## tundra
## conv
module conv(
           input Aclk,
           input rst,
           input [7:0] Xin,
           input [7:0] Kin,
           output reg [7:0] Rout,
           output reg result_done
       );
export LEC_CHECK = 0
export CAP_MARGIN = 5
export CORE_MARGIN = 2
export CORE_UTILIZATION = 72
export CTS_CLUSTER_DIAMETER = 224
export CTS_CLUSTER_SIZE = 39
export PLACE_DENSITY_LB_ADDON = 0.0
export SETUP_SLACK_MARGIN = 1.02
export SLEW_MARGIN = 20
export TNS_END_PERCENT = 60
create_clock -name core_clock -period 6.75 [get_ports {Aclk}]
run.sh (not shown) runs the stock make flow with config.mk's settings and CLKGATE_MAP_FILE=.
Although tundra finished all stages, its layout failed final checks on negative setup slack.
The inputs of violet differ from those of tundra as listed below.
Settings: SETUP_SLACK_MARGIN no longer set, was 1.02; CORE_UTILIZATION now 26, was 72; CTS_CLUSTER_DIAMETER no longer set, was 224; CTS_CLUSTER_SIZE no longer set, was 39; CAP_MARGIN now 20, was 5; TNS_END_PERCENT no longer set, was 60; PLACE_DENSITY_LB_ADDON no longer set, was 0.0; the clock period (ns, I/O delays scaled along) now 15.1, was 6.75.
==> results <==
- violet finished every step from synthesis to the final layout, and the layout passed the timing, design-rule and antenna checks.
- Going from tundra to violet, placed instance area shrank slightly.
- Relative to tundra, total wire length decreased by about 7% in violet.
- The global-route met2 utilization reported for violet is smaller than that of tundra by 46 points.
- Re routing usage on met1: tundra and violet aren't equal, and the higher value belongs to tundra.
What fjord does differently from violet at the input level:
Settings: swapping 26 for 47 in CORE_UTILIZATION; putting SETUP_SLACK_MARGIN at 1.17 where nothing was set; swapping 15.1 for 4.88 in the clock period (ns, I/O delays scaled along).
==> comparison <==
- Nothing crashed in fjord and all stages finished; the problem is that the final layout failed, the offending checks being negative setup slack.
- violet ran to completion and came out clean on the timing, design-rule and antenna checks.
- Of the two candidates, violet has the worse total die size and fjord the better one.
- When fjord is measured against violet, its data required time at the worst endpoint turns out 10.22 ns lower.
- Comparing violet and fjord, the lower met1 wire length was measured on fjord.
- Of violet and fjord, the run reporting the lower least setup slack across all paths after layout was fjord.
What amber does differently from fjord at the input level:
Settings: an added CTS_CLUSTER_SIZE of 98; a change of CORE_UTILIZATION from 47 to 60; an added PLACE_DENSITY of 0.35.
==> results <==
In amber, the critical path depth came out 15% above the value in fjord. Compared with fjord, in amber placer congestion estimate increased by 0.024 relative to the old numbers; non-filler instance count after layout decreased by about 3% relative to the old numbers. On amber: data arrival at the endpoint of the critical path is 0.11 ns higher than what fjord gave. Looking at fraction of the cycle the final worst path needs, amber sits 2.7 points higher than fjord does. The hold slack of amber exceeds that of fjord by 0.0063 ns. Complete run, failing final checks: amber, reason negative setup slack. Relative to fjord, total track usage has increased by 9.3 points in amber.
Relative to amber, the following input files were edited for zinc:
Settings: CTS_CLUSTER_SIZE: 98 -> 10; CORE_UTILIZATION: 60 -> 52; PLACE_DENSITY: 0.35 -> 0.4.
--- outcome ---
- Compared zinc vs amber, and number of signal-net buffers in the layout is down in zinc.
- Final-stage net count: zinc vs amber down about 0.4%
- Worst path setup slack after routing for zinc: 0.0081 ns up relative to amber
- Final checks on zinc, whose flow otherwise completed, came back failing, citing negative setup slack.
- The run showing the greater clock-buffer cell count is amber.
- The final weighted congestion of routability-driven global placement of zinc is lower than that of amber.
- Routed wire in zinc totals more than in amber.
- Number of hold buffers added after CTS came out exactly the same in zinc and amber.
